==> design/flow/design.v <==
`timescale 1ns / 1ps
module counter #(size = 8) (clk, rst, ld, ld_val, en, up, val);
    input                 clk, rst, ld, en, up;
    input      [size-1:0] ld_val;
    output reg [size-1:0] val;
    always @(posedge clk, posedge rst) begin
        if (rst) begin
            val <= 0;
        end else if (ld) begin
            val <= ld_val;
        end else if (en) begin
            val <= (up) ? val+1 : val-1;
        end
    end
endmodule
module barrelshift #(size = 8) (barrel_in, barrel, right, barrel_out);
    input      signed [size-1:0] barrel_in;
    input                  [3:0] barrel;
    input                        right;
    output reg signed [size-1:0] barrel_out;
    always @(barrel_in, barrel, right) begin
        barrel_out = barrel_in;
        if (barrel == 1) begin
            barrel_out = (right) ? barrel_in >>> 1 : barrel_in <<< 1;
        end else if (barrel == 2) begin
            barrel_out = (right) ? barrel_in >>> 2 : barrel_in <<< 2;
        end else if (barrel == 3) begin
            barrel_out = (right) ? barrel_in >>> 3 : barrel_in <<< 3;
        end else if (barrel == 4) begin
            barrel_out = (right) ? barrel_in >>> 4 : barrel_in <<< 4;
        end else if (barrel == 5) begin
            barrel_out = (right) ? barrel_in >>> 5 : barrel_in <<< 5;
        end else if (barrel == 6) begin
            barrel_out = (right) ? barrel_in >>> 6 : barrel_in <<< 6;
        end else if (barrel == 7) begin
            barrel_out = (right) ? barrel_in >>> 7 : barrel_in <<< 7;
        end else if (barrel == 8) begin
            barrel_out = (right) ? barrel_in >>> 8 : barrel_in <<< 8;
        end else if (barrel == 9) begin
            barrel_out = (right) ? barrel_in >>> 9 : barrel_in <<< 9;
        end else if (barrel == 10) begin
            barrel_out = (right) ? barrel_in >>> 10 : barrel_in <<< 10;
        end else if (barrel == 11) begin
            barrel_out = (right) ? barrel_in >>> 11 : barrel_in <<< 11;
        end else if (barrel == 12) begin
            barrel_out = (right) ? barrel_in >>> 12 : barrel_in <<< 12;
        end else if (barrel == 13) begin
            barrel_out = (right) ? barrel_in >>> 13 : barrel_in <<< 13;
        end else if (barrel == 14) begin
            barrel_out = (right) ? barrel_in >>> 14 : barrel_in <<< 14;
        end else if (barrel == 15) begin
            barrel_out = (right) ? barrel_in >>> 15 : barrel_in <<< 15;
        end
    end
endmodule
module register #(size = 8) (clk, rst, ld, ld_val, val);
    input clk, rst, ld;
    input      signed [size-1:0] ld_val;
    output reg signed [size-1:0] val;
    always @(posedge clk, posedge rst) begin
        if (rst) begin
            val <= 0;
        end else if (ld) begin
            val <= ld_val;
        end
    end
endmodule
module cordic (clk, rst, s, angle, done, sine, cosine);
    input                   clk, rst, s;
    input   signed  [31:0]  angle;
    output  reg             done;
    output  signed  [31:0]  sine, cosine;
    reg              [1:0]  y, yn;
    wire                    z;
    wire             [3:0]  cntr_val0;
    wire    signed  [31:0]  atan [0:15];
    reg                     reg_ld_angle, reg_ld_sine, reg_ld_cosine, cntr_ld0, cntr_en0;
    wire    signed  [31:0]  reg_ld_val_angle, reg_ld_val_sine, reg_ld_val_cosine;
    wire    signed  [31:0]  reg_val_angle, reg_val_sine, reg_val_cosine, bshft_val_cosine, bshft_val_sine;
    assign atan[0]  = 450_000_000;
    assign atan[1]  = 265_650_512;
    assign atan[2]  = 140_362_435;
    assign atan[3]  = 071_250_163;
    assign atan[4]  = 035_763_344;
    assign atan[5]  = 017_899_106;
    assign atan[6]  = 008_951_737;
    assign atan[7]  = 004_476_142;
    assign atan[8]  = 002_381_050;
    assign atan[9]  = 001_119_057;
    assign atan[10] = 000_559_529;
    assign atan[11] = 000_279_765;
    assign atan[12] = 000_139_882;
    assign atan[13] = 000_069_941;
    assign atan[14] = 000_034_971;
    assign atan[15] = 000_017_485;
    always @(posedge clk, posedge rst) begin
        if (rst) begin
            y <= 0;
        end else begin
            y <= yn;
        end
    end
    always @(y, s, z) begin
        case (y)
            0: begin
                if (~s) begin
                    yn <= 0;
                end else begin
                    yn <= 1;
                end
            end
            1: begin
                if (~z) begin
                    yn <= 1;
                end else begin
                    yn <= 2;
                end
            end
            2: begin
                if (s) begin
                    yn <= 2;
                end else begin
                    yn <= 0;
                end
            end
            default: yn <= 2'bxx;
        endcase
    end
    always @(y, s) begin
        reg_ld_angle = 0; reg_ld_sine = 0; reg_ld_cosine = 0; cntr_ld0 = 0; cntr_en0 = 0; done = 0;
        case (y)
            0: begin
                reg_ld_angle = 1; cntr_ld0 = 1;
                if (s) begin
                    reg_ld_sine = 1; reg_ld_cosine = 1;
                end
            end
            1: begin
                reg_ld_angle = 1; reg_ld_sine = 1; reg_ld_cosine = 1; cntr_en0 = 1;
            end
            2: begin
                done = 1;
            end
        endcase
    end
    assign reg_ld_val_angle = (y == 0) ? angle : (reg_val_angle >= 000_000_000) ? 
        reg_val_angle - atan[cntr_val0] : reg_val_angle + atan[cntr_val0];
    assign reg_ld_val_cosine = (y == 0) ? 006_073_000 : (reg_val_angle >= 000_000_000) ?
        reg_val_cosine - bshft_val_sine : reg_val_cosine + bshft_val_sine;
    assign reg_ld_val_sine = (y == 0) ? 000_000_000 : (reg_val_angle >= 000_000_000) ?
        reg_val_sine + bshft_val_cosine : reg_val_sine - bshft_val_cosine;
    assign z = (cntr_val0 == 15);
    counter   #(4) c0 (clk, rst, cntr_ld0, 0, cntr_en0, 1, cntr_val0);
    register #(32) r_angle (clk, rst, reg_ld_angle, reg_ld_val_angle, reg_val_angle);
    register #(32) r_cosine (clk, rst, reg_ld_cosine, reg_ld_val_cosine, reg_val_cosine);
    register #(32) r_sine (clk, rst, reg_ld_sine, reg_ld_val_sine, reg_val_sine);
    barrelshift #(32) b_cosine (reg_val_cosine, cntr_val0, 1, bshft_val_cosine);
    barrelshift #(32) b_sine (reg_val_sine, cntr_val0, 1, bshft_val_sine);
    assign sine = reg_val_sine;
    assign cosine = reg_val_cosine;
endmodule
==> design/flow/constraint.sdc <==
create_clock -name core_clock -period 3.46 [get_ports {clk}]
set_input_delay 0.6920 -clock core_clock [delete_from_list [all_inputs] [get_ports {clk}]]
set_output_delay 0.6920 -clock core_clock [all_outputs]
set_load 0.01 [all_outputs]
==> design/flow/run.sh <==
#!/bin/bash
# the make line also repeats each setting of config.mk as NAME=value (left out here)
make -C /OpenROAD-flow-scripts/flow DESIGN_CONFIG=/design/flow/config.mk WORK_HOME=/design/flow/orfs CLKGATE_MAP_FILE= finish
==> design/flow/config.mk <==
export PLATFORM = sky130hd
export DESIGN_NAME = cordic
export DESIGN_NICKNAME = cordic
export VERILOG_FILES = /design/flow/design.v
export SDC_FILE = /design/flow/constraint.sdc
export NUM_CORES = 4
export LEC_CHECK = 0
export CAP_MARGIN = 20
export CORE_MARGIN = 2
export CORE_UTILIZATION = 68
export MAX_ROUTING_LAYER = met4
export SETUP_SLACK_MARGIN = 0.3
export SLEW_MARGIN = 20
==> results of run 1 <==
==> results.tsv, run 1 <==
stage	metric	value	unit
synthesis	synth_seq_share	13.4	%
synthesis	synth_async_sr_flop_share	100	%
synthesis	synthDominantCellAreaShare	13.3	%
synthesis	synth-edff-count	0	
synthesis	yosysMostFrequentCell	a21oi_1	
synthesis	synth.avg_cell_area	7.05	um^2
synthesis	yosysWarningCount	8	
synthesis	logic_family	AND-OR/OR-AND gates	
synthesis	yosysChipArea	0.0192	mm^2
outcome	error_line	[ERROR DPL-0033] detailed placement checks failed during check placement.	
synthesis	postSynthCellCount	2725	
synthesis	yosysCellCount	2725	
synthesis	ys.flops	103	
synthesis	simple_gate_area_share	21.1	%
synthesis	syn_area	0.0192	mm^2
synthesis	synth.area.top_cells	dfrtp_1 (13%), a21oi_1 (7.7%), o21ai_0 (7.2%)	
floorplan	initCoreUtil	69.2	%
floorplan	die_x	172	um
synthesis	synthAoiAreaFrac	40.5	%
floorplan	fp.dieH	172	um
floorplan	rows	61	
synthesis	fa_ha_area_share	7.21	%
synthesis	top_area_cell	dfrtp_1	
synthesis	synthTopCellsByCount	a21oi_1 (297), o21ai_0 (275), nand2_1 (254)	
floorplan	core	0.0278	mm^2
place	port_buffers	99	
synthesis	ys_types	103	
floorplan	dieArea	0.0296	mm^2
synthesis	synth_top_flop_cell	dfrtp_1	
synthesis	ys_sh_xor	7.56	%
synthesis	mux_share	1.94	%
place	globalplace.congestion	1.42	
outcome	stop_stage	detailed placement	
outcome	status	aborted with a tool error	
synthesis	fp_nets	2869	
floorplan	ios	100	
==> run 2: changes to the inputs <==
Settings changed: CORE_UTILIZATION 68 to 72, CTS_CLUSTER_DIAMETER set to 350, CTS_CLUSTER_SIZE set to 100, MAX_ROUTING_LAYER met4 to not set, PLACE_DENSITY set to 0.43.
Clock period 3.46 ns to 3.83 ns, I/O delays scaled along.
==> results.tsv, run 2 <==
stage	metric	value	unit	change
synthesis	ys_sh_xor	7.56	%	unchanged
outcome	stop_stage	detailed placement		
synthesis	logic_family	AND-OR/OR-AND gates		
floorplan	fp.dieH	167	um	-2.8%
synthesis	postSynthCellCount	2725		unchanged
floorplan	dieArea	0.0280	mm^2	-5.4%
synthesis	synth_async_sr_flop_share	100	%	unchanged
synthesis	synth.avg_cell_area	7.05	um^2	unchanged
synthesis	synth.area.top_cells	dfrtp_1 (13%), a21oi_1 (7.7%), o21ai_0 (7.2%)		
place	port_buffers	99		unchanged
synthesis	yosysCellCount	2725		unchanged
synthesis	fa_ha_area_share	7.21	%	unchanged
synthesis	syn_area	0.0192	mm^2	unchanged
synthesis	synthTopCellsByCount	a21oi_1 (297), o21ai_0 (275), nand2_1 (254)		
floorplan	ios	100		unchanged
synthesis	simple_gate_area_share	21.1	%	unchanged
synthesis	synthAoiAreaFrac	40.5	%	unchanged
outcome	status	aborted with a tool error		
place	globalplace.congestion	1.41		-0.72%
synthesis	yosysWarningCount	8		unchanged
floorplan	core	0.0261	mm^2	-5.9%
floorplan	initCoreUtil	73.6	%	+4.4 points
floorplan	rows	59		-3.3%
synthesis	synth_seq_share	13.4	%	unchanged
synthesis	synth_top_flop_cell	dfrtp_1		
synthesis	fp_nets	2869		unchanged
floorplan	die_x	167	um	-2.8%
synthesis	synthDominantCellAreaShare	13.3	%	unchanged
synthesis	yosysChipArea	0.0192	mm^2	unchanged
synthesis	synth-edff-count	0		unchanged
synthesis	top_area_cell	dfrtp_1		
synthesis	mux_share	1.94	%	unchanged
synthesis	ys.flops	103		unchanged
synthesis	yosysMostFrequentCell	a21oi_1		
synthesis	ys_types	103		unchanged
outcome	error_line	[ERROR DPL-0038] Utilization greater than 100%, impossible to legalize		
run 2: through the flow:
step / setup WS, ps / cells / hold WS [ps] / setup TNS (ps)
floorplan: -1300 / 2725 / 522 / -44360
global placement: -1760 / 3823 / 526 / -86290
==> run 3: changes to the inputs <==
Settings changed: CORE_UTILIZATION 72 to 66, CTS_CLUSTER_DIAMETER 350 to 303, CTS_CLUSTER_SIZE 100 to not set, MAX_ROUTING_LAYER set to met4, PLACE_DENSITY 0.43 to not set, TNS_END_PERCENT set to 5.
Clock period 3.83 ns to 3.41 ns, I/O delays scaled along.
==> results.tsv, run 3 <==
stage	metric	value	unit	change
synthesis	synth_top_flop_cell	dfrtp_1		
synthesis	yosysWarningCount	8		unchanged
synthesis	synthAoiAreaFrac	40.5	%	unchanged
synthesis	top_area_cell	dfrtp_1		
floorplan	ios	100		unchanged
synthesis	ys.flops	103		unchanged
synthesis	logic_family	AND-OR/OR-AND gates		
floorplan	core	0.0287	mm^2	+9.8%
synthesis	synth.area.top_cells	dfrtp_1 (13%), a21oi_1 (7.7%), o21ai_0 (7.2%)		
synthesis	ys_sh_xor	7.56	%	unchanged
synthesis	simple_gate_area_share	21.1	%	unchanged
synthesis	synth_seq_share	13.4	%	unchanged
synthesis	syn_area	0.0192	mm^2	unchanged
synthesis	synth.avg_cell_area	7.05	um^2	unchanged
outcome	stop_stage	clock tree synthesis		
synthesis	synth-edff-count	0		unchanged
synthesis	fp_nets	2869		unchanged
floorplan	dieArea	0.0305	mm^2	+8.9%
place	post_dp_cell_area	0.0267	mm^2	
floorplan	initCoreUtil	67.0	%	-6.6 points
synthesis	ys_types	103		unchanged
synthesis	postSynthCellCount	2725		unchanged
synthesis	synth_async_sr_flop_share	100	%	unchanged
floorplan	rows	62		+5.1%
synthesis	synthDominantCellAreaShare	13.3	%	unchanged
synthesis	mux_share	1.94	%	unchanged
place	port_buffers	99		unchanged
outcome	status	aborted with a tool error		
floorplan	die_x	175	um	+4.3%
synthesis	yosysChipArea	0.0192	mm^2	unchanged
place	globalplace.congestion	1.38		-2.3%
synthesis	synthTopCellsByCount	a21oi_1 (297), o21ai_0 (275), nand2_1 (254)		
outcome	error_line	[ERROR DPL-0033] detailed placement checks failed during check placement.		
synthesis	fa_ha_area_share	7.21	%	unchanged
synthesis	yosysMostFrequentCell	a21oi_1		
place	dp_hpwl	87000	um	
synthesis	yosysCellCount	2725		unchanged
floorplan	fp.dieH	175	um	+4.3%
## run 3: metrics by stage
| stage | setup slack, ps | TNS, ps | std cells |
|---|---|---|---|
| 2_1_floorplan | -1740 | -92010 | 2725 |
| 3_3_place_gp | -2350 | -143490 | 3860 |
| 3_5_place_dp | -2950 | -174600 | 3860 |
==> run 4: changes to the inputs <==
Settings changed: CORE_UTILIZATION 66 to 56, CTS_CLUSTER_DIAMETER 303 to not set, MAX_ROUTING_LAYER met4 to not set, SETUP_SLACK_MARGIN 0.3 to 2.82, TNS_END_PERCENT 5 to 15.
Clock period 3.41 ns to 10.5 ns, I/O delays scaled along.
==> results.tsv, run 4 <==
stage	metric	value	unit	change
place	globalplace.congestion	1.06		-23%
global_routing	grt_max_degree	131		
clock_tree	clk_pin_slew_worst_paths	80	ps	
critical_path	worstPathMaxFanout	130		
sta	fin_skew	22.4	ps	
synthesis	ys_types	103		unchanged
clock_tree	clock_path_buffers	2		
critical_path	ff2ff_path_depth	25		
routing	drt-wirelength-per-cell	32.8	um	
critical_path	r2r-start	c0.val[1]		
clock_tree	cts_buffers	9		
clock_tree	worstSkewPairLatency	430	ps	
floorplan	fp.dieH	189	um	+8.4%
global_routing	grt_pass1_vias	23000		
routing	drt-pass1-iter-count	14		
global_routing	grt_usage	54.8	%	
routing	drc	0		
sta	finalHoldViolCount	0		
critical_path	rr_endpoint	r_sine.val[31]		
floorplan	core	0.0337	mm^2	+17%
synthesis	synthDominantCellAreaShare	13.3	%	unchanged
global_routing	globalRouteOverflowTotal	0		
layout	nFillCells	3073		
sta	tightestPinTransition	1330	ps	
worst_hold_path	min_to	y[0]		
critical_path	startpoint_type	register		
synthesis	yosysWarningCount	8		unchanged
floorplan	dieArea	0.0358	mm^2	+17%
critical_path	path_class	reg -> reg		
place	port_buffers	99		unchanged
layout	synthToLayoutAreaGrowth	6.11	%	
global_routing	grt_pass1_wl	149000	um	
critical_path	path_depth	25		
job	warnings	44		
critical_path	cp_slowest_cell	nor2b_1		
synthesis	ys_sh_xor	7.56	%	unchanged
synthesis	synth-edff-count	0		unchanged
sta	finalMaxSlewViolations	0		
routing	drt_iter0_drc	4870		
critical_path	cp_top_family	AND-OR/OR-AND gates		
synthesis	synthAoiAreaFrac	40.5	%	unchanged
sta	finalClockPeriodUsage	72.9	%	
synthesis	synth_seq_share	13.4	%	unchanged
critical_path	worstPathArrival	7940	ps	
floorplan	ios	100		unchanged
synthesis	synth.area.top_cells	dfrtp_1 (13%), a21oi_1 (7.7%), o21ai_0 (7.2%)		
synthesis	ys.flops	103		unchanged
synthesis	fa_ha_area_share	7.21	%	unchanged
clock_tree	cts_hold_buffers	0		
synthesis	logic_family	AND-OR/OR-AND gates		
sta	slew_headroom	11.4	%	
synthesis	yosysCellCount	2725		unchanged
floorplan	initCoreUtil	57.0	%	-9.9 points
synthesis	yosysChipArea	0.0192	mm^2	unchanged
critical_path	max_stage_delay	970	ps	
place	place_inst	3059		-21%
worst_hold_path	min-delay-start	y[1]		
floorplan	die_x	189	um	+8.4%
place	dp_hpwl	66600	um	-24%
synthesis	fp_nets	2869		unchanged
sta	final-setup-viol-count	0		
routing	viasPerCell	7.98		
critical_path	startpoint	c0.val[1]		
global_routing	antenna_found_initial	3		
routing	ant_nets	0		
synthesis	postSynthCellCount	2725		unchanged
floorplan	rows	67		+8.1%
clock_tree	cts_tree	built		
sta	period_needed	7650	ps	
routing	routed_wl	101000	um	
outcome	status	finished clean		
clock_tree	htreeDepth	3		
synthesis	synthTopCellsByCount	a21oi_1 (297), o21ai_0 (275), nand2_1 (254)		
synthesis	synth_top_flop_cell	dfrtp_1		
sta	max_freq	131	MHz	
synthesis	mux_share	1.94	%	unchanged
synthesis	syn_area	0.0192	mm^2	unchanged
worst_hold_path	hp-class	reg -> reg		
clock_tree	clkSinkCount	103		
synthesis	synth_async_sr_flop_share	100	%	unchanged
synthesis	yosysMostFrequentCell	a21oi_1		
layout	nets	2768		
clock_tree	cts-root-buf	clkbuf_16		
layout	fin_cells	3083		
job	cap_violations	0		
critical_path	rrSetupSlack	2850	ps	
synthesis	top_area_cell	dfrtp_1		
sta	tns	0	ps	
synthesis	simple_gate_area_share	21.1	%	unchanged
critical_path	crit_end	r_sine.val[31]		
critical_path	cp.required	10790	ps	
synthesis	synth.avg_cell_area	7.05	um^2	unchanged
worst_hold_path	hold_path_depth	2		
critical_path	path_buffers	2		
sta	rsz0062_at_grt	true		
routing	vias	24600		
critical_path	crit_path_end_kind	register		
## run 4: timing repair
item,CTS,global route
hold endpoints to repair,0,0
buffers inserted,0,2
setup endpoints to repair,0,16
resized,0,13
## run 4: final cells by class
cell class	instances	area, um^2	share of cell area [%]
inverter	63	239	1.17
timing repair buffer	157	1480	7.28
clock inverter	7	97.6	0.478
sequential	103	2590	12.7
antenna	6	15.0	0.0736
multi-input combinational	2290	15200	74.5
tap	448	561	2.75
clock buffer	9	225	1.10
## run 4: stage by stage
stage	hold WS, ps	instance area (um^2)	setup WS, ps	util [%]
detailed placement	516	20000	2980	59.3
global placement	509	20000	3000	59.2
CTS	534	20300	2930	60.2
global route	603	20400	2780	60.5
floorplan	526	19200	4770	-
finish	537	20400	2850	60.5
## run 4: layer usage
layer	track usage, %	part of all wire (%)
met5	3.30	0.20
met1	67.2	35
met2	74.5	38
met4	38.3	9.5
met3	26.2	17
==> run 5: changes to the inputs <==
Settings changed: ABC_AREA set to 0, CELL_PAD_IN_SITES_GLOBAL_PLACEMENT set to 0, CORE_UTILIZATION 56 to 50, GPL_ROUTABILITY_DRIVEN set to 1, HOLD_SLACK_MARGIN set to 0.3, MAX_ROUTING_LAYER set to met5, SETUP_SLACK_MARGIN 2.82 to 0.5, TNS_END_PERCENT 15 to 5.
Clock period 10.5 ns to 5.3 ns, I/O delays scaled along.
==> results.tsv, run 5 <==
stage	metric	value	unit	change
outcome	status	finished with violations		
outcome	so_faults	negative setup slack		
sta	final-setup-viol-count	43		+43
sta	rsz0062_at_grt	true		
place	globalplace.congestion	1.23		+16%
worst_hold_path	min-delay-start	r_angle.val[18]		
floorplan	rows	71		+6.0%
synthesis	yosysWarningCount	8		unchanged
sta	max_freq	166	MHz	+27%
worst_hold_path	hp-class	reg -> reg		
synthesis	simple_gate_area_share	21.1	%	unchanged
synthesis	logic_family	AND-OR/OR-AND gates		
clock_tree	clk_pin_slew_worst_paths	90	ps	about the same
global_routing	antenna_found_initial	10		+7
layout	fin_cells	3986		+29%
job	warnings	38		-14%
sta	tightestPinTransition	979	ps	-349 ps
routing	routed_wl	124000	um	+23%
synthesis	synth.area.top_cells	dfrtp_1 (13%), a21oi_1 (7.7%), o21ai_0 (7.2%)		
sta	fin_skew	21.0	ps	-1.42 ps
sta	hold_ws	584	ps	+46.4 ps
synthesis	syn_area	0.0192	mm^2	unchanged
critical_path	rrSetupSlack	-720	ps	-3570 ps
synthesis	synth.avg_cell_area	7.05	um^2	unchanged
critical_path	path_class	reg -> reg		
floorplan	dieArea	0.0400	mm^2	+12%
sta	period_needed	6020	ps	-1630 ps
global_routing	grt_pass1_vias	28300		+23%
critical_path	path_buffers	8		+6
synthesis	synth_async_sr_flop_share	100	%	unchanged
synthesis	synth_seq_share	13.4	%	unchanged
critical_path	r2r-start	c0.val[0]		
routing	drt-pass1-iter-count	22		+8
synthesis	yosysChipArea	0.0192	mm^2	unchanged
critical_path	rr_endpoint	r_cosine.val[31]		
clock_tree	clkSinkCount	103		unchanged
synthesis	fp_nets	2869		unchanged
critical_path	crit_path_end_kind	register		
place	dp_slack	-920	ps	-3900 ps
synthesis	synthDominantCellAreaShare	13.3	%	unchanged
layout	synthToLayoutAreaGrowth	49.4	%	
clock_tree	cts-root-buf	clkbuf_16		
synthesis	yosysCellCount	2725		unchanged
floorplan	initCoreUtil	50.9	%	-6.1 points
layout	nFillCells	2664		-13%
place	port_buffers	99		unchanged
job	cap_violations	0		unchanged
synthesis	postSynthCellCount	2725		unchanged
floorplan	ios	100		unchanged
synthesis	fa_ha_area_share	7.21	%	unchanged
layout	nets	3609		+30%
synthesis	synthAoiAreaFrac	40.5	%	unchanged
critical_path	cp.required	5650	ps	-5140 ps
sta	finalHoldViolCount	0		unchanged
synthesis	yosysMostFrequentCell	a21oi_1		
synthesis	synthTopCellsByCount	a21oi_1 (297), o21ai_0 (275), nand2_1 (254)		
critical_path	worstPathMaxFanout	11		-92%
clock_tree	clock_path_buffers	2		unchanged
critical_path	worstPathArrival	6360	ps	-1580 ps
critical_path	cpMostUsedCell	buf_4		
worst_hold_path	min_to	r_angle.val[18]		
sta	finalMaxSlewViolations	0		unchanged
synthesis	ys.flops	103		unchanged
sta	slew_headroom	34.7	%	+23 points
global_routing	globalRouteOverflowTotal	0		unchanged
critical_path	startpoint_type	register		
clock_tree	cts_tree	built		
routing	ant_nets	0		unchanged
critical_path	path_depth	31		+24%
floorplan	die_x	200	um	+5.7%
synthesis	ys_types	103		unchanged
synthesis	synth-edff-count	0		unchanged
synthesis	synth_top_flop_cell	dfrtp_1		
clock_tree	worstSkewPairLatency	440	ps	about the same
routing	drt-wirelength-per-cell	31.2	um	-4.9%
global_routing	grt_pass1_wl	177000	um	+19%
routing	viasPerCell	7.44		-6.7%
synthesis	ys_sh_xor	7.56	%	unchanged
worst_hold_path	hold_path_depth	2		unchanged
clock_tree	cts_buffers	9		unchanged
clock_tree	htreeDepth	3		unchanged
place	place_inst	3888		+27%
critical_path	cp_slowest_cell	dfrtp_1		
routing	drt_iter0_drc	6128		+26%
routing	vias	29700		+21%
floorplan	fp.dieH	200	um	+5.7%
critical_path	ff2ff_path_depth	31		+24%
sta	worst_slack	-716	ps	-3570 ps
critical_path	max_stage_delay	410	ps	-560 ps
routing	drc	0		unchanged
global_routing	grt_usage	60.0	%	+5.2 points
synthesis	top_area_cell	dfrtp_1		
synthesis	mux_share	1.94	%	unchanged
sta	finalClockPeriodUsage	114	%	+41 points
critical_path	crit_end	r_cosine.val[31]		
global_routing	grt_max_degree	74		-44%
place	dp_hpwl	89200	um	+34%
floorplan	core	0.0378	mm^2	+12%
critical_path	startpoint	c0.val[0]		
critical_path	cp_top_family	AND-OR/OR-AND gates		
## run 5: final cells by class
| type | instances | area, um^2 | share of cell area [%] |
|---|---|---|---|
| Multi-Input combinational cell | 2290 | 16400 | 57.1 |
| Antenna cell | 5 | 12.5 | 0.0436 |
| Timing Repair Buffer | 998 | 8550 | 29.8 |
| Clock inverter | 6 | 62.6 | 0.218 |
| Inverter | 63 | 241 | 0.841 |
| Tap cell | 511 | 639 | 2.23 |
| Clock buffer | 10 | 229 | 0.798 |
| Sequential cell | 103 | 2590 | 9.02 |
## run 5: metal layers
metal  wire length [um]  global-route usage, %
met5                216                   2.47
met4              12700                   44.4
met3              22000                   34.4
met2              47400                   82.7
met1              41800                   68.1
## run 5: repair_timing
action | CTS | global route
hold endpoints to repair | 0 | 0
buffers inserted | 38 | 33
endpoints found under the setup margin | 67 | 72
gates cloned | 3 | 3
gates resized | 191 | 127
pin swaps | 68 | 97
hold buffers | 0 | 0
## run 5: per-stage QoR
stage | util, % | TNS, ps | cell area, um^2
4_1_cts | 73.8 | -5970 | 27900
6_report | 76.0 | -14760 | 28700
2_1_floorplan | - | 0 | 19300
5_1_grt | 76.0 | -19640 | 28700
3_5_place_dp | 69.8 | -20820 | 26400
3_3_place_gp | 69.8 | -12730 | 26400
==> run 6: changes to the inputs <==
Settings changed: ABC_AREA 0 to not set, CELL_PAD_IN_SITES_GLOBAL_PLACEMENT 0 to not set, CORE_UTILIZATION 50 to 61, CTS_CLUSTER_DIAMETER set to 303, GPL_ROUTABILITY_DRIVEN 1 to not set, HOLD_SLACK_MARGIN 0.3 to not set, MAX_ROUTING_LAYER met5 to not set, SETUP_SLACK_MARGIN 0.5 to 0.3.
Clock period 5.3 ns to 3.13 ns, I/O delays scaled along.
==> results.tsv, run 6 <==
stage	metric	value	unit	change
floorplan	dieArea	0.0329	mm^2	-18%
clock_tree	cts_hold_buffers	0		unchanged
synthesis	synth.area.top_cells	dfrtp_1 (13%), a21oi_1 (7.7%), o21ai_0 (7.2%)		
global_routing	globalRouteOverflowTotal	294		
synthesis	simple_gate_area_share	21.1	%	unchanged
clock_tree	clkSinkCount	103		unchanged
outcome	error_line	[ERROR GRT-0116] Global routing finished with congestion. Check the congestion regions in the DRC Viewer.		
synthesis	yosysMostFrequentCell	a21oi_1		
floorplan	core	0.0308	mm^2	-18%
floorplan	initCoreUtil	62.3	%	+11 points
synthesis	mux_share	1.94	%	unchanged
floorplan	rows	64		-9.9%
outcome	status	aborted with a tool error		
synthesis	syn_area	0.0192	mm^2	unchanged
place	dp_slack	-2880	ps	-1960 ps
floorplan	die_x	182	um	-9.3%
synthesis	synth_seq_share	13.4	%	unchanged
synthesis	synthTopCellsByCount	a21oi_1 (297), o21ai_0 (275), nand2_1 (254)		
synthesis	ys_sh_xor	7.56	%	unchanged
floorplan	fp.dieH	182	um	-9.3%
synthesis	postSynthCellCount	2725		unchanged
clock_tree	cts-root-buf	clkbuf_16		
synthesis	synthDominantCellAreaShare	13.3	%	unchanged
outcome	stop_stage	global routing		
synthesis	synthAoiAreaFrac	40.5	%	unchanged
clock_tree	cts_buffers	9		unchanged
synthesis	synth_async_sr_flop_share	100	%	unchanged
clock_tree	clock_path_buffers	2		unchanged
synthesis	top_area_cell	dfrtp_1		
synthesis	fa_ha_area_share	7.21	%	unchanged
synthesis	yosysCellCount	2725		unchanged
global_routing	grt_usage	79.7	%	
synthesis	synth_top_flop_cell	dfrtp_1		
place	port_buffers	99		unchanged
synthesis	fp_nets	2869		unchanged
clock_tree	htreeDepth	3		unchanged
synthesis	yosysChipArea	0.0192	mm^2	unchanged
synthesis	ys_types	103		unchanged
synthesis	yosysWarningCount	8		unchanged
synthesis	logic_family	AND-OR/OR-AND gates		
floorplan	ios	100		unchanged
place	dp_hpwl	79100	um	-11%
place	place_inst	3879		-0.23%
synthesis	ys.flops	103		unchanged
place	globalplace.congestion	1.27		+2.7%
synthesis	synth-edff-count	0		unchanged
synthesis	synth.avg_cell_area	7.05	um^2	unchanged
-- run 6: metrics by stage --
stage	util [%]	area [um^2]
after floorplan	-	19400
after global placement	87.3	26900
after detailed placement	87.3	26900
after CTS	92.0	28400
-- run 6: layer usage --
layer | track usage, % | GRT overflow
met1 | 80.8 | 15
met2 | 95.5 | 143
met3 | 67.1 | 37
met4 | 72.4 | 95
met5 | 39.1 | 4
-- run 6: timing repair --
action,4_1_cts
gates resized,204
setup buffers,35
pin swaps,88
hold endpoints to repair,0
endpoints found under the setup margin,95
cloned,2
==> run 7: changes to the inputs <==
Settings changed: CORE_UTILIZATION 61 to 66, CTS_CLUSTER_DIAMETER 303 to not set, MAX_ROUTING_LAYER set to met4, SETUP_SLACK_MARGIN 0.3 to 1.03, TNS_END_PERCENT 5 to not set.
Clock period 3.13 ns to 4.23 ns, I/O delays scaled along.
==> results.tsv, run 7 <==
stage	metric	value	unit	change
outcome	status	aborted with a tool error		
outcome	stop_stage	clock tree synthesis		
outcome	error_line	[ERROR DPL-0038] Utilization greater than 100%, impossible to legalize		
synthesis	ys_sh_xor	7.56	%	unchanged
place	place_inst	3855		-0.62%
floorplan	core	0.0287	mm^2	-6.9%
synthesis	top_area_cell	dfrtp_1		
synthesis	synth.avg_cell_area	7.05	um^2	unchanged
synthesis	ys_types	103		unchanged
synthesis	synth_seq_share	13.4	%	unchanged
floorplan	fp.dieH	175	um	-3.8%
synthesis	synth_top_flop_cell	dfrtp_1		
synthesis	yosysWarningCount	8		unchanged
synthesis	synthTopCellsByCount	a21oi_1 (297), o21ai_0 (275), nand2_1 (254)		
synthesis	synth_async_sr_flop_share	100	%	unchanged
synthesis	mux_share	1.94	%	unchanged
synthesis	ys.flops	103		unchanged
place	globalplace.congestion	1.34		+5.7%
synthesis	yosysCellCount	2725		unchanged
place	port_buffers	99		unchanged
synthesis	logic_family	AND-OR/OR-AND gates		
floorplan	ios	100		unchanged
synthesis	synthAoiAreaFrac	40.5	%	unchanged
synthesis	fp_nets	2869		unchanged
synthesis	yosysMostFrequentCell	a21oi_1		
place	dp_hpwl	86700	um	+9.6%
synthesis	postSynthCellCount	2725		unchanged
synthesis	yosysChipArea	0.0192	mm^2	unchanged
floorplan	dieArea	0.0305	mm^2	-7.4%
place	dp_slack	-1730	ps	+1150 ps
synthesis	syn_area	0.0192	mm^2	unchanged
synthesis	simple_gate_area_share	21.1	%	unchanged
synthesis	fa_ha_area_share	7.21	%	unchanged
floorplan	die_x	175	um	-3.8%
synthesis	synth.area.top_cells	dfrtp_1 (13%), a21oi_1 (7.7%), o21ai_0 (7.2%)		
synthesis	synth-edff-count	0		unchanged
synthesis	synthDominantCellAreaShare	13.3	%	unchanged
floorplan	rows	62		-3.1%
floorplan	initCoreUtil	67.0	%	+4.6 points
[run 7: through the flow]
step / hold WS [ps] / util [%] / area (um^2)
3_3_place_gp: 523 / 94.9 / 27200
2_1_floorplan: 522 / - / 20000
3_5_place_dp: 521 / 94.9 / 27200
==> run 8: changes to the inputs <==
Settings changed: ABC_AREA set to 1, CELL_PAD_IN_SITES_GLOBAL_PLACEMENT set to 0, CORE_ASPECT_RATIO set to 0.5, CORE_MARGIN 2 to 9, CORE_UTILIZATION 66 to 47, CTS_CLUSTER_DIAMETER set to 218, CTS_CLUSTER_SIZE set to 98, GPL_ROUTABILITY_DRIVEN set to 1, MAX_ROUTING_LAYER met4 to met5, PLACE_DENSITY set to 0.39, SETUP_SLACK_MARGIN 1.03 to -0.53, TNS_END_PERCENT set to 30.
Clock period 4.23 ns to 5.3 ns, I/O delays scaled along.
==> results.tsv, run 8 <==
stage	metric	value	unit	change
sta	finalMaxSlewViolations	0		
clock_tree	cts_tree	built		
job	warnings	38		
job	cap_violations	0		
layout	nets	3877		
worst_hold_path	hp-class	reg -> reg		
routing	vias	26100		
layout	utilization	57.9	%	
synthesis	synthAoiAreaFrac	27.3	%	-13 points
routing	drt-pass1-iter-count	8		
synthesis	ys_types	62		-40%
critical_path	crit_end	r_sine.val[30]		
sta	max_freq	178	MHz	
sta	rsz0062_at_grt	true		
critical_path	crit_path_end_kind	register		
global_routing	grt_usage	38.7	%	
synthesis	logic_family	simple AND/OR/NAND/NOR gates		
place	globalplace.congestion	1.10		-18%
global_routing	antenna_found_initial	2		
floorplan	rows	52		-16%
critical_path	max_stage_delay	500	ps	
sta	tns	-2440	ps	
global_routing	grt_max_degree	63		
floorplan	initCoreUtil	48.1	%	-19 points
synthesis	postSynthCellCount	3482		+28%
place	port_buffers	99		unchanged
floorplan	die_x	307	um	+76%
synthesis	synth-edff-count	0		unchanged
routing	drt-wirelength-per-cell	23.4	um	
worst_hold_path	min-delay-start	r_angle.val[25]		
synthesis	simple_gate_area_share	34.7	%	+14 points
outcome	status	finished with violations		
critical_path	r2r-start	c0.val[3]		
clock_tree	clk_pin_slew_worst_paths	90	ps	
global_routing	grt_pass1_wl	149000	um	
synthesis	yosysChipArea	0.0196	mm^2	+2.0%
sta	fin_skew	9.68	ps	
global_routing	globalRouteOverflowTotal	0		
sta	worst_slack	-329	ps	
synthesis	top_area_cell	nand2_1		
sta	slew_headroom	24.2	%	
critical_path	path_depth	29		
critical_path	rr_endpoint	r_sine.val[30]		
clock_tree	cts_buffers	9		
place	dp_hpwl	77000	um	-11%
floorplan	fp.dieH	162	um	-7.0%
clock_tree	clkSinkCount	103		
critical_path	startpoint_type	register		
routing	viasPerCell	6.10		
synthesis	yosysWarningCount	8		unchanged
floorplan	ios	100		unchanged
critical_path	startpoint	c0.val[3]		
worst_hold_path	min_to	r_angle.val[25]		
layout	design_area	0.0236	mm^2	
critical_path	path_class	reg -> reg		
routing	ant_nets	0		
clock_tree	htreeDepth	3		
synthesis	ys_sh_xor	4.56	%	-3.0 points
critical_path	cpMostUsedCell	nand2_1		
outcome	so_faults	negative setup slack		
floorplan	dieArea	0.0498	mm^2	+63%
synthesis	synthTopCellsByCount	nand2_1 (989), inv_1 (382), a21oi_1 (338)		
worst_hold_path	hold_path_depth	2		
clock_tree	clock_path_buffers	2		
routing	routed_wl	100000	um	
critical_path	rrSetupSlack	-330	ps	
synthesis	fa_ha_area_share	7.07	%	-0.14 points
critical_path	worstPathMaxFanout	17		
sta	finalClockPeriodUsage	106	%	
synthesis	synthDominantCellAreaShare	18.9	%	+5.7 points
synthesis	ys.flops	103		unchanged
synthesis	fp_nets	3626		+26%
clock_tree	worstSkewPairLatency	410	ps	
sta	finalHoldViolCount	0		
synthesis	syn_area	0.0196	mm^2	+2.0%
synthesis	mux_share	0	%	-1.9 points
layout	synthToLayoutAreaGrowth	20.4	%	
sta	final-setup-viol-count	22		
critical_path	cp_top_family	simple AND/OR/NAND/NOR gates		
routing	antennaDiodeCount	0		
place	dp_slack	-299	ps	+1440 ps
synthesis	synth_top_flop_cell	dfrtp_1		
routing	drc	0		
critical_path	worstPathArrival	5900	ps	
critical_path	ff2ff_path_depth	29		
synthesis	synth_seq_share	13.2	%	-0.26 points
sta	tightestPinTransition	1130	ps	
critical_path	cp_slowest_cell	dfrtp_1		
clock_tree	cts-root-buf	clkbuf_16		
synthesis	synth.avg_cell_area	5.63	um^2	-20%
critical_path	cp.required	5570	ps	
synthesis	synth.area.top_cells	nand2_1 (19%), dfrtp_1 (13%), a21oi_1 (8.6%)		
critical_path	path_buffers	3		
floorplan	core	0.0408	mm^2	+42%
synthesis	synth_async_sr_flop_share	100	%	unchanged
synthesis	yosysMostFrequentCell	nand2_1		
sta	period_needed	5630	ps	
place	post_dp_cell_area	0.0232	mm^2	-15%
global_routing	grt_pass1_vias	23900		
synthesis	yosysCellCount	3482		+28%
routing	drt_iter0_drc	3728		
sta	hold_ws	517	ps	
==> run 8: layout make-up <==
cell class,count,area [um^2]
multi-input cells,2743,14500
clock buffers,9,225
fillers,4244,17200
flip-flops and latches,103,2580
inverters,429,1640
repair buffers,447,3860
well taps,540,676
clock inverters,7,86.3
==> run 8: per-stage QoR <==
step                std cells
global placement         4259
finish                   4278
global route             4278
detailed placement       4259
CTS                      4275
floorplan                3482
==> run 8: per-layer routing <==
layer | wire (um) | global-route usage (%) | share of wire (%)
met4 | 3970 | 14.4 | 4.0
met1 | 41000 | 52.1 | 41
met3 | 15500 | 14.8 | 16
met2 | 39500 | 55.2 | 39
met5 | 13 | 0 | 0.013
==> run 8: what timing repair did <==
item,CTS,global route
setup buffers,0,4
hold buffers,0,0
setup endpoints to repair,0,30
gates resized,0,35
==> run 9: changes to the inputs <==
Settings changed: ABC_AREA 1 to 0, CORE_ASPECT_RATIO 0.5 to 0.56, CORE_MARGIN 9 to 4, CORE_UTILIZATION 47 to 18, CTS_CLUSTER_DIAMETER 218 to 254, CTS_CLUSTER_SIZE 98 to not set, GPL_ROUTABILITY_DRIVEN 1 to 0, HOLD_SLACK_MARGIN set to 0.11, PLACE_DENSITY 0.39 to not set, PLACE_DENSITY_LB_ADDON set to 0.24, SETUP_SLACK_MARGIN -0.53 to 0.5, TNS_END_PERCENT 30 to 85.
Clock period 5.3 ns to 4.69 ns, I/O delays scaled along.
==> results.tsv, run 9 <==
stage	metric	value	unit	change
outcome	status	finished with violations		
outcome	so_faults	negative setup slack		
critical_path	r2r-start	c0.val[0]		
worst_hold_path	min_to	y[0]		
sta	slew_headroom	31.9	%	+7.7 points
clock_tree	clkSinkCount	103		unchanged
routing	vias	28300		+8.3%
global_routing	antenna_found_initial	3		+1
place	dp_slack	-1370	ps	-1070 ps
critical_path	cpMostUsedCell	nand2_1		
global_routing	grt_pass1_wl	193000	um	+29%
sta	hold_ws	542	ps	+25.6 ps
sta	worst_slack	-1140	ps	-815 ps
clock_tree	htreeDepth	3		unchanged
layout	design_area	0.0339	mm^2	+44%
global_routing	grt_max_degree	65		+3.2%
clock_tree	clock_path_buffers	2		unchanged
critical_path	crit_path_end_kind	register		
critical_path	max_stage_delay	600	ps	+100 ps
job	cap_violations	0		unchanged
routing	drt_iter0_drc	4043		+8.4%
synthesis	yosysCellCount	2725		-22%
job	warnings	38		unchanged
place	post_dp_cell_area	0.0296	mm^2	+28%
layout	logic_area	0.0176	mm^2	+21%
worst_hold_path	hold_path_depth	2		unchanged
sta	tns	-44200	ps	-41760 ps
critical_path	worstPathArrival	6140	ps	+240 ps
synthesis	mux_share	1.94	%	+1.9 points
critical_path	path_class	reg -> reg		
global_routing	globalRouteOverflowTotal	0		unchanged
synthesis	synth_seq_share	13.4	%	+0.26 points
critical_path	crit_end	r_sine.val[31]		
synthesis	logic_family	AND-OR/OR-AND gates		
routing	viasPerCell	5.44		-11%
place	port_buffers	99		unchanged
synthesis	synthDominantCellAreaShare	13.3	%	-5.7 points
clock_tree	clk_pin_slew_worst_paths	80	ps	about the same
synthesis	yosysWarningCount	8		unchanged
critical_path	cp_slowest_cell	o21ai_0		
sta	period_needed	5830	ps	+205 ps
layout	nFillCells	11300		+170%
sta	finalHoldViolCount	0		unchanged
synthesis	synth.area.top_cells	dfrtp_1 (13%), a21oi_1 (7.7%), o21ai_0 (7.2%)		
synthesis	yosysChipArea	0.0192	mm^2	-1.9%
sta	fin_skew	29.9	ps	+20.2 ps
sta	finalClockPeriodUsage	124	%	+18 points
routing	drt-pass1-iter-count	11		+3
critical_path	startpoint	c0.val[0]		
synthesis	fp_nets	2869		-21%
synthesis	yosysMostFrequentCell	a21oi_1		
floorplan	rows	89		+71%
critical_path	cp.required	5000	ps	-570 ps
synthesis	syn_area	0.0192	mm^2	-1.9%
floorplan	core	0.106	mm^2	+160%
layout	fin_cells	5198		+22%
floorplan	ios	100		unchanged
layout	utilization	32.1	%	-26 points
clock_tree	worstSkewPairLatency	470	ps	+60 ps
critical_path	worstPathMaxFanout	6		-11
synthesis	synth.avg_cell_area	7.05	um^2	+25%
floorplan	fp.dieH	253	um	+55%
synthesis	ys.flops	103		unchanged
synthesis	synthAoiAreaFrac	40.5	%	+13 points
floorplan	dieArea	0.112	mm^2	+130%
routing	drc	0		unchanged
worst_hold_path	hp-class	reg -> reg		
sta	tightestPinTransition	1020	ps	-115 ps
place	dp_hpwl	107000	um	+39%
critical_path	path_depth	27		-6.9%
synthesis	ys_sh_xor	7.56	%	+3.0 points
global_routing	grt_pass1_vias	26400		+10%
synthesis	synth_async_sr_flop_share	100	%	unchanged
sta	finalMaxSlewViolations	0		unchanged
layout	synthToLayoutAreaGrowth	76.3	%	
synthesis	fa_ha_area_share	7.21	%	+0.14 points
critical_path	cp_top_family	AND-OR/OR-AND gates		
critical_path	ff2ff_path_depth	27		-6.9%
critical_path	startpoint_type	register		
critical_path	rrSetupSlack	-1140	ps	-820 ps
floorplan	die_x	445	um	+45%
sta	rsz0062_at_grt	true		
routing	routed_wl	139000	um	+39%
clock_tree	cts_tree	built		
layout	flop_area	0.00259	mm^2	+0.44%
routing	drt-wirelength-per-cell	26.7	um	+14%
clock_tree	cts_buffers	9		unchanged
floorplan	initCoreUtil	18.2	%	-30 points
sta	final-setup-viol-count	67		+200%
sta	max_freq	171	MHz	-3.5%
routing	ant_nets	0		unchanged
synthesis	synth-edff-count	0		unchanged
global_routing	grt_usage	23.5	%	-15 points
place	place_inst	5007		+18%
synthesis	synthTopCellsByCount	a21oi_1 (297), o21ai_0 (275), nand2_1 (254)		
layout	nets	3924		+1.2%
worst_hold_path	min-delay-start	y[1]		
synthesis	postSynthCellCount	2725		-22%
clock_tree	cts-root-buf	clkbuf_16		
critical_path	path_buffers	4		+1
synthesis	synth_top_flop_cell	dfrtp_1		
synthesis	simple_gate_area_share	21.1	%	-14 points
synthesis	top_area_cell	dfrtp_1		
synthesis	ys_types	103		+66%
critical_path	rr_endpoint	r_sine.val[31]		
## run 9: layer usage
metal  global-route usage [%]  routed length (um)  share of wire [%]
met5                     1.42                 453               0.33
met4                     4.73                3380                2.4
met1                     34.1               63500                 46
met2                     27.6               47100                 34
met3                     15.1               24400                 18
## run 9: timing repair
| action | 4_1_cts | 5_1_grt |
|---|---|---|
| gates resized | 307 | 236 |
| setup endpoints to repair | 85 | 84 |
| pin swaps | 150 | 221 |
| cloned | 1 | 1 |
| buffers inserted | 102 | 68 |
| hold buffers | 0 | 0 |
## run 9: final cells by class
cell class                 count  share of cell area, %
clock buffer                  11                  0.716
sequential                   103                   7.64
antenna                        3                 0.0221
tap                         1410                   5.20
multi-input combinational   2290                   52.0
clock inverter                 5                  0.192
inverter                      63                  0.779
timing repair buffer        1313                   33.5
==> run 10: changes to the inputs <==
Settings changed: ABC_AREA 0 to 1, CELL_PAD_IN_SITES_GLOBAL_PLACEMENT 0 to not set, CORE_ASPECT_RATIO 0.56 to not set, CORE_MARGIN 4 to 2, CORE_UTILIZATION 18 to 60, CTS_CLUSTER_DIAMETER 254 to not set, GPL_ROUTABILITY_DRIVEN 0 to not set, GPL_TIMING_DRIVEN set to 1, HOLD_SLACK_MARGIN 0.11 to not set, MAX_ROUTING_LAYER met5 to not set, MIN_ROUTING_LAYER set to met1, PLACE_DENSITY_LB_ADDON 0.24 to not set, SETUP_SLACK_MARGIN 0.5 to 0.44, TNS_END_PERCENT 85 to not set.
Clock period 4.69 ns to 5.15 ns, I/O delays scaled along.
==> results.tsv, run 10 <==
stage	metric	value	unit	change
synthesis	simple_gate_area_share	34.7	%	+14 points
synthesis	postSynthCellCount	3482		+28%
synthesis	mux_share	0	%	-1.9 points
synthesis	synthTopCellsByCount	nand2_1 (989), inv_1 (382), a21oi_1 (338)		
place	dp_hpwl	71200	um	-34%
place	post_dp_cell_area	0.0233	mm^2	-21%
synthesis	fp_nets	3626		+26%
synthesis	synth_seq_share	13.2	%	-0.26 points
synthesis	synth.avg_cell_area	5.63	um^2	-20%
floorplan	ios	100		unchanged
clock_tree	clock_path_buffers	2		unchanged
synthesis	synth.area.top_cells	nand2_1 (19%), dfrtp_1 (13%), a21oi_1 (8.6%)		
synthesis	yosysCellCount	3482		+28%
place	port_buffers	99		unchanged
synthesis	synthAoiAreaFrac	27.3	%	-13 points
clock_tree	cts-root-buf	clkbuf_16		
clock_tree	cts_buffers	9		unchanged
outcome	status	aborted with a tool error		
synthesis	ys_sh_xor	4.56	%	-3.0 points
floorplan	core	0.0324	mm^2	-69%
synthesis	ys_types	62		-40%
outcome	stop_stage	global routing		
place	globalplace.congestion	1.18		
synthesis	top_area_cell	nand2_1		
floorplan	rows	66		-26%
clock_tree	cts_hold_buffers	0		unchanged
synthesis	synthDominantCellAreaShare	18.9	%	+5.7 points
synthesis	logic_family	simple AND/OR/NAND/NOR gates		
synthesis	synth-edff-count	0		unchanged
synthesis	yosysMostFrequentCell	nand2_1		
clock_tree	clkSinkCount	103		unchanged
synthesis	yosysWarningCount	8		unchanged
synthesis	fa_ha_area_share	7.07	%	-0.14 points
synthesis	synth_top_flop_cell	dfrtp_1		
floorplan	dieArea	0.0341	mm^2	-70%
place	place_inst	4195		-16%
floorplan	fp.dieH	185	um	-27%
floorplan	initCoreUtil	60.6	%	+42 points
synthesis	synth_async_sr_flop_share	100	%	unchanged
synthesis	syn_area	0.0196	mm^2	+2.0%
synthesis	ys.flops	103		unchanged
floorplan	die_x	185	um	-58%
synthesis	yosysChipArea	0.0196	mm^2	+2.0%
clock_tree	htreeDepth	3		unchanged
run 10: metrics by stage:
step	worst slack, ps	hold WS, ps
after floorplan	462	472
after global placement	-83.1	492
after detailed placement	-284	499
after CTS	225	518
run 10: repair_timing:
action	in CTS
buffers inserted	47
pin swaps	91
gates resized	256
cloned	2
endpoints found under the setup margin	56
==> run 11: changes to the inputs <==
Settings changed: ABC_AREA 1 to not set, CORE_UTILIZATION 60 to 59, GPL_TIMING_DRIVEN 1 to not set, MIN_ROUTING_LAYER met1 to not set, SETUP_SLACK_MARGIN 0.44 to 1.42, TNS_END_PERCENT set to 5.
Clock period 5.15 ns to 4.92 ns, I/O delays scaled along.
==> results.tsv, run 11 <==
stage	metric	value	unit	change
clock_tree	htreeDepth	3		unchanged
synthesis	fa_ha_area_share	7.21	%	+0.14 points
synthesis	ys.flops	103		unchanged
synthesis	synth-edff-count	0		unchanged
synthesis	synthTopCellsByCount	a21oi_1 (297), o21ai_0 (275), nand2_1 (254)		
place	place_inst	3843		-8.4%
clock_tree	cts_buffers	9		unchanged
synthesis	yosysCellCount	2725		-22%
synthesis	yosysMostFrequentCell	a21oi_1		
outcome	stop_stage	global routing		
synthesis	ys_sh_xor	7.56	%	+3.0 points
synthesis	synth_async_sr_flop_share	100	%	unchanged
clock_tree	cts-root-buf	clkbuf_16		
floorplan	fp.dieH	185	um	-0.14%
synthesis	syn_area	0.0192	mm^2	-1.9%
outcome	error_line	[ERROR GRT-0116] Global routing finished with congestion. Check the congestion regions in the DRC Viewer.		
synthesis	top_area_cell	dfrtp_1		
place	globalplace.congestion	1.27		+7.6%
synthesis	mux_share	1.94	%	+1.9 points
synthesis	synthDominantCellAreaShare	13.3	%	-5.7 points
synthesis	simple_gate_area_share	21.1	%	-14 points
outcome	status	aborted with a tool error		
place	port_buffers	99		unchanged
synthesis	synthAoiAreaFrac	40.5	%	+13 points
synthesis	postSynthCellCount	2725		-22%
global_routing	grt_usage	71.0	%	
synthesis	synth_top_flop_cell	dfrtp_1		
place	dp_hpwl	76800	um	+8.0%
floorplan	ios	100		unchanged
floorplan	core	0.0323	mm^2	-0.25%
floorplan	initCoreUtil	59.5	%	-1.0 points
floorplan	rows	66		unchanged
synthesis	fp_nets	2869		-21%
floorplan	die_x	185	um	-0.14%
synthesis	ys_types	103		+66%
synthesis	synth_seq_share	13.4	%	+0.26 points
clock_tree	clock_path_buffers	2		unchanged
floorplan	dieArea	0.0340	mm^2	-0.28%
clock_tree	clkSinkCount	103		unchanged
global_routing	globalRouteOverflowTotal	11		
synthesis	yosysWarningCount	8		unchanged
synthesis	yosysChipArea	0.0192	mm^2	-1.9%
synthesis	synth.area.top_cells	dfrtp_1 (13%), a21oi_1 (7.7%), o21ai_0 (7.2%)		
synthesis	synth.avg_cell_area	7.05	um^2	+25%
synthesis	logic_family	AND-OR/OR-AND gates		
clock_tree	cts_hold_buffers	0		unchanged
[run 11: through the flow]
stage          setup WS (ps)  area [um^2]  hold slack (ps)  utilization [%]
2_1_floorplan           -233        19400              526                -
3_3_place_gp           -1010        26200              527             81.1
4_1_cts                 -763        28100              540             86.9
3_5_place_dp           -1170        26200              518             81.1
[run 11: repair_timing]
action	in CTS
gates resized	253
cloned	5
setup buffers	45
endpoints found under the setup margin	92
pin swaps	129
[run 11: metal layers]
metal | GRT overflow | track usage [%]
met5 | 0 | 27.4
met1 | 0 | 75.2
met3 | 0 | 55.8
met2 | 3 | 86.9
met4 | 8 | 60.4
